Design BallCompetition, start of the top module:
module BallCompetition(
    input	wire clk,					 
    input   wire rstn,					 
    input	wire	[3:0]  sw_in,  	 
    input   wire  [2:0]  key_in,		 
    output	wire	[1:0]  reg_ab,  	 
    output  wire  [7:0]  led_time,	 
    output  [8:0]  seg_led_1,			 
	 output  [8:0]  seg_led_2			 
);
For scale: ~160 flip-flops, about 11000 µm² of cells after synthesis.
Settings: LEC_CHECK=0, ABC_AREA=1, CAP_MARGIN=20, CORE_ASPECT_RATIO=0.5, CORE_MARGIN=2, CORE_UTILIZATION=72, CTS_CLUSTER_DIAMETER=338, CTS_CLUSTER_SIZE=99, PLACE_DENSITY=0.38, SETUP_SLACK_MARGIN=0.76, SLEW_MARGIN=20, TNS_END_PERCENT=10; clock period 3.49 ns.
run.sh (not shown) runs the stock make flow with config.mk's settings and CLKGATE_MAP_FILE=.
The first run failed in global routing (5_1_grt), error GRT-0232.
Edit:
ABC_AREA = not set   (was 1)
PLACE_DENSITY = not set   (was 0.38)
TNS_END_PERCENT = not set   (was 10)
This time the run never finished: it broke off in clock tree synthesis (4_1_cts) on DPL-0038; die size falls by 1.6%; synthesized cell count falls by 17%; area after synthesis falls by 1.7%.
Edit:
CORE_ASPECT_RATIO = not set   (was 0.5)
CORE_UTILIZATION = 66   (was 72)
CTS_CLUSTER_DIAMETER = not set   (was 338)
CTS_CLUSTER_SIZE = not set   (was 99)
SETUP_SLACK_MARGIN = not set   (was 0.76)
clock period = 6.7 ns   (was 3.49 ns; I/O delays follow)
This time the run produced a clean layout.
Synthesized cell count does not change.
Die area rose by 8.4%.
Synthesized area does not change.
Edit:
CORE_UTILIZATION = 52   (was 66)
clock period = 6.3 ns   (was 6.7 ns; I/O delays follow)
After rerunning:
- area after synthesis stays the same
- non-clock buffer count increases by 35
- hold slack degrades by 0.014 ns
- die area increases by 26%
- worst setup slack degrades by 0.14 ns
- synthesized cell count is unchanged
- flip-flop count is unchanged
- sequential power increases by about 5%
Edit:
CORE_UTILIZATION = 62   (was 52)
clock period = 6.62 ns   (was 6.3 ns; I/O delays follow)
=> The new run completed without violations; final area fell slightly; worst setup slack improves by 0.21 ns; core utilization grows by 11 points; routed wire length goes down slightly.


Setup of wip/juniper:
Starting RTL as in the previous note.
export LEC_CHECK = 0
export ABC_AREA = 1
export CAP_MARGIN = 20
export CORE_ASPECT_RATIO = 0.94
export CORE_MARGIN = 2
export CORE_UTILIZATION = 72
export CTS_CLUSTER_DIAMETER = 360
export CTS_CLUSTER_SIZE = 75
export HOLD_SLACK_MARGIN = -0.1
export MAX_ROUTING_LAYER = met5
export PLACE_DENSITY = 0.37
export SETUP_SLACK_MARGIN = -0.15
export SLEW_MARGIN = 20
export TNS_END_PERCENT = 100
create_clock -name core_clock -period 4.37 [get_ports {clk}]
wip/juniper -> stages 100% | layout checks FAIL | negative setup slack
The following lists how wip/nickel was set up differently from wip/juniper:
- clearing PLACE_DENSITY, which used to be 0.37
- clearing TNS_END_PERCENT, which used to be 100
- clearing CTS_CLUSTER_DIAMETER, which used to be 360
- clearing CTS_CLUSTER_SIZE, which used to be 75
- clearing HOLD_SLACK_MARGIN, which used to be -0.1
- clearing CORE_ASPECT_RATIO, which used to be 0.94
- swapping 20 for 40 in CAP_MARGIN
- clearing SETUP_SLACK_MARGIN, which used to be -0.15
- clearing MAX_ROUTING_LAYER, which used to be met5
- swapping 4.37 for 4.42 in the clock period (ns, I/O delays scaled along)
### Flow results
- Cell count: wip/nickel lower than wip/juniper
- In wip/nickel, the utilization came out 0.58 points above the value in wip/juniper.
- On area of all placed cells without fillers, wip/juniper tracks wip/nickel almost exactly.
- Final critical-path share of the clock period, wip/nickel and wip/juniper: higher on wip/juniper
- For met2 wire length, dividing the value from wip/nickel by the value from wip/juniper gives 1.05.
- Although wip/nickel finished all stages, its layout failed final checks on negative setup slack.
- Between wip/nickel and wip/juniper, it is wip/nickel whose proportion of power drawn by combinational gates is higher, by 0.4 points.
- [compare] base=wip/juniper new=wip/nickel: max-slew headroom at the worst pin higher, ratio of routed vias to standard cells moved up, worst-path maximum fanout went up.
### wip/nickel -> wip/onyx
- CTS_CLUSTER_DIAMETER: unset -> 400
- CTS_CLUSTER_SIZE: unset -> 97
==> results <==
wip/onyx completed end to end; final checks failed (negative setup slack).
Delta (wip/onyx minus wip/nickel): routed wirelength normalized by instance count barely changed, synthesized chip area reported by yosys roughly the same, sum of routed wire length over all layers essentially unchanged, worst hold slack held steady.
> inputs changed (wip/onyx -> wip/yarrow)
- CTS_CLUSTER_DIAMETER removed (was 400)
- CTS_CLUSTER_SIZE removed (was 97)
- ABC_AREA removed (was 1)
- CAP_MARGIN changed from 40 to 20
- CORE_UTILIZATION changed from 72 to 9
- the clock period (ns, I/O delays scaled along) changed from 4.42 to 11.3
wip/yarrow: full flow OK, the timing, design-rule and antenna checks passed. wip/yarrow ends up with a global-route track usage on met2 that is 65 points lower than in wip/onyx. Met3 usage delta for wip/yarrow relative to wip/onyx: 7.8 points lower. Relative to wip/onyx, the combinational power measured on wip/yarrow has decreased by more than half. Number of vias per cell after detailed routing was higher in the run labelled wip/onyx. Row global-route wire length before repair: wip/yarrow lower / wip/onyx higher. From wip/onyx to wip/yarrow the numbers moved as follows: critical path data arrival time moved up, post-cts repair resize count moved down, final wirelength moved down.


Setup of the previous run:
Starting RTL as in the previous note.
clock: 6.97 ns
lec_check: 0
cap_margin: 15
cell_pad_in_sites_global_placement: 1
core_aspect_ratio: 1.37
core_margin: 9
core_utilization: 40
cts_cluster_size: 20
gpl_routability_driven: 0
gpl_timing_driven: 1
hold_slack_margin: 0.11
min_routing_layer: met1
place_density_lb_addon: 0.0
setup_slack_margin: 1.25
slew_margin: 20
tns_end_percent: 55
The previous run completed every stage of the flow, and the final layout passed the timing, design-rule and antenna checks.
What the current run does differently from the previous run at the input level:
# the previous run
export LEC_CHECK = 0
export CAP_MARGIN = 15
export CELL_PAD_IN_SITES_GLOBAL_PLACEMENT = 1
export CORE_ASPECT_RATIO = 1.37
export CORE_MARGIN = 9
export CORE_UTILIZATION = 40
export CTS_CLUSTER_SIZE = 20
export GPL_ROUTABILITY_DRIVEN = 0
export GPL_TIMING_DRIVEN = 1
export HOLD_SLACK_MARGIN = 0.11
export MIN_ROUTING_LAYER = met1
export PLACE_DENSITY_LB_ADDON = 0.0
export SETUP_SLACK_MARGIN = 1.25
export SLEW_MARGIN = 20
export TNS_END_PERCENT = 55
create_clock -name core_clock -period 6.97 [get_ports {clk}]
# the current run
export LEC_CHECK = 0
export CAP_MARGIN = 20
export CORE_MARGIN = 2
export CORE_UTILIZATION = 40
export SLEW_MARGIN = 20
create_clock -name core_clock -period 10.0 [get_ports {clk}]
- The previous run completed; timing, DRC and antenna clean
- The current run: done, clean on timing, DRC and antenna
- Relative to the previous run, global routing met2 resource utilization has decreased by 1.2 points in the current run.
- Diff the previous run -> the current run: sum of routed wire length over all layers shrank by 3600 um, global routing usage summed across all routing layers climbed 1.7 points.
- The current run vs the previous run — setup slack of the critical path after layout rose 0.90 ns.
- Between the current run and the previous run, it is the current run whose final period utilization is lower, by 2.9 points.
- Cmp the current run vs the previous run: part of the power in combinational logic lower in the current run
- Summary of the current run over the previous run: post-route non-filler standard cell count now sits lower, number of gates on the worst path with buffers counted went up 8.7%.


## lane 1
BallCompetition again, from the RTL that the note above started with.
Settings: LEC_CHECK=0, ABC_AREA=1, CAP_MARGIN=20, CORE_ASPECT_RATIO=1.08, CORE_MARGIN=5, CORE_UTILIZATION=69, CTS_CLUSTER_DIAMETER=294, CTS_CLUSTER_SIZE=95, MAX_ROUTING_LAYER=met5, PLACE_DENSITY=0.38, SETUP_SLACK_MARGIN=-0.39, SLEW_MARGIN=20, TNS_END_PERCENT=30; clock period 5.45 ns.
Inputs modified between lane 1 and lane 2:
# lane 1
export LEC_CHECK = 0
export ABC_AREA = 1
export CAP_MARGIN = 20
export CORE_ASPECT_RATIO = 1.08
export CORE_MARGIN = 5
export CORE_UTILIZATION = 69
export CTS_CLUSTER_DIAMETER = 294
export CTS_CLUSTER_SIZE = 95
export MAX_ROUTING_LAYER = met5
export PLACE_DENSITY = 0.38
export SETUP_SLACK_MARGIN = -0.39
export SLEW_MARGIN = 20
export TNS_END_PERCENT = 30
create_clock -name core_clock -period 5.45 [get_ports {clk}]
# lane 2
export LEC_CHECK = 0
export CAP_MARGIN = 20
export CORE_MARGIN = 2
export CORE_UTILIZATION = 40
export SLEW_MARGIN = 20
create_clock -name core_clock -period 7.86 [get_ports {clk}]
### Flow results
When lane 2 is set beside lane 1, its count of non-CTS buffers in the layout turns out to be 49 smaller. The synthesized cell count reported for lane 2 is smaller than that of lane 1 by 17%. Higher routed wire length among lane 2 and lane 1: lane 2. Comparing lane 1 against lane 2, there is no change at all in cell depth of the worst hold path. Lane 2 vs lane 1: average footprint of a synthesized cell up by more than 10%. In the metrics for lane 2 and lane 1, the one carrying the higher arrival time of the worst setup path is lane 2. Setup slack of the worst register-to-register path: lower on lane 1.


BallCompetition again, from the RTL that the note above started with.
// BallCompetition
module BallCompetition(
    input	wire clk,					 
    input   wire rstn,					 
    input	wire	[3:0]  sw_in,  	 
    input   wire  [2:0]  key_in,		 
    output	wire	[1:0]  reg_ab,  	 
    output  wire  [7:0]  led_time,	 
    output  [8:0]  seg_led_1,			 
	 output  [8:0]  seg_led_2			 
);
	localparam DelayTime = 250;   
   wire [2:0]	press_on;				 
	wire [3:0] seg_data_1;				 
	wire [3:0] seg_data_2;				 
    key_debounce	 
    #(.DELAY_TIME  (DelayTime))  
    key0
    (
		.clk(clk),		            
      .rstn(rstn),
      .key_in(key_in[0]),		
      .press_on(press_on[0])	       
    );
    key_debounce
    #(.DELAY_TIME  (DelayTime))  
    key1
    (
      .clk(clk),		           
      .rstn(rstn),
      .key_in(key_in[1]),		
      .press_on(press_on[1])	       
    );
    key_debounce
    #(.DELAY_TIME  (DelayTime))  
    key2
    (
      .clk(clk),		            
      .rstn(rstn),
      .key_in(key_in[2]),		
      .press_on(press_on[2])	      
    ); 
    Display u_Display(
      .clk(clk),  
      .rstn(rstn),
      .sw_in(sw_in),  
      .press_on(press_on),
      .reg_ab(reg_ab), 
      .led_time(led_time),
      .seg_data_1(seg_data_1),  
      .seg_data_2(seg_data_2)      
    );
    segment u_segment(
   .seg_data_1  (seg_data_1),	
	.seg_data_2  (seg_data_2),		
	.seg_led_1   (seg_led_1),		
	.seg_led_2	 (seg_led_2)
    );
endmodule
export LEC_CHECK = 0
export ABC_AREA = 1
export CAP_MARGIN = 20
export CORE_ASPECT_RATIO = 1.75
export CORE_MARGIN = 5
export CORE_UTILIZATION = 69
export CTS_CLUSTER_DIAMETER = 294
export CTS_CLUSTER_SIZE = 98
export MAX_ROUTING_LAYER = met5
export PLACE_DENSITY_LB_ADDON = 0.29
export SETUP_SLACK_MARGIN = 0.75
export SLEW_MARGIN = 20
export TNS_END_PERCENT = 30
create_clock -name core_clock -period 5.45 [get_ports {clk}]
Then changed:
- ABC_AREA: 1 -> default
- CORE_ASPECT_RATIO: 1.75 -> default
- CORE_MARGIN: 5 -> 2
- CORE_UTILIZATION: 69 -> 27
- CTS_CLUSTER_DIAMETER: 294 -> default
- CTS_CLUSTER_SIZE: 98 -> default
- MAX_ROUTING_LAYER: met5 -> default
- PLACE_DENSITY_LB_ADDON: 0.29 -> default
- SETUP_SLACK_MARGIN: 0.75 -> default
- TNS_END_PERCENT: 30 -> default
- clock period: 5.45 -> 7.86 ns (I/O delays scaled with it)
Die area increases by 120%; utilization decreases by 52 points; wire length decreases by 1.4%; cell count falls by 1.7%; clock-buffer cell count does not change; clock skew barely changes; via count went down by about 10%; design area came out lower by 5.6%; global-route usage came out lower by 19 points; power is lower by 40%; sequential share of layout area increases by 1.8 points.
Then changed:
- CORE_ASPECT_RATIO: default -> 1.37
- CORE_UTILIZATION: 27 -> 40
- GPL_ROUTABILITY_DRIVEN: default -> 0
- HOLD_SLACK_MARGIN: default -> 0.11
- clock period: 7.86 -> 10.0 ns (I/O delays scaled with it)
What happened: The new run went through all stages and came out clean; clock power decreases by 24%; synthesized cell count does not change; cell area decreases by 2.5%; first-iteration DRC count decreases by 20%; clock-buffer cell count increases by 3; flip-flop count does not change; power decreases by 23%; core utilization increases by 13 points; register-to-register slack improves by 1900 ps.
Then changed:
- CORE_ASPECT_RATIO: 1.37 -> default
- CTS_CLUSTER_DIAMETER: default -> 280
- CTS_CLUSTER_SIZE: default -> 100
- HOLD_SLACK_MARGIN: 0.11 -> default
- TNS_END_PERCENT: default -> 30
=>
- The new run finished with timing, DRC and antenna clean
- global-route usage came out lower by 0.12 points
- total power came out lower by 1.5%
- wire length came out lower by 2.0%
- sequential share of layout area came out higher by 0.13 points
Then changed:
- CORE_ASPECT_RATIO: default -> 0.5
- CORE_UTILIZATION: 40 -> 63
=> Via count increases by 2.7%. Synthesized cell count does not change. Total power rises by about 2%. Setup slack loses 150 ps. Wire length came out lower by 2.9%. Non-clock buffer count is unchanged. Die area falls by about 36%. Cell area goes down by about 0.9%.
Then changed:
- CORE_ASPECT_RATIO: 0.5 -> default
- CORE_UTILIZATION: 63 -> 40
- CTS_CLUSTER_DIAMETER: 280 -> default
- CTS_CLUSTER_SIZE: 100 -> default
- GPL_ROUTABILITY_DRIVEN: 0 -> default
- TNS_END_PERCENT: 30 -> default
- clock period: 10.0 -> 10.5 ns (I/O delays scaled with it)
=> The changed run went through all stages and came out clean; core utilization is lower by 25 points; die size came out higher by 55%; routed wire length is higher by 4.2%; non-clock buffer count stays the same; via count decreases by 3.9%; clock-buffer cell count is lower by 3; design area came out higher by 1.4%.
No activity file was given, so power comes from the tool's default toggle rates.
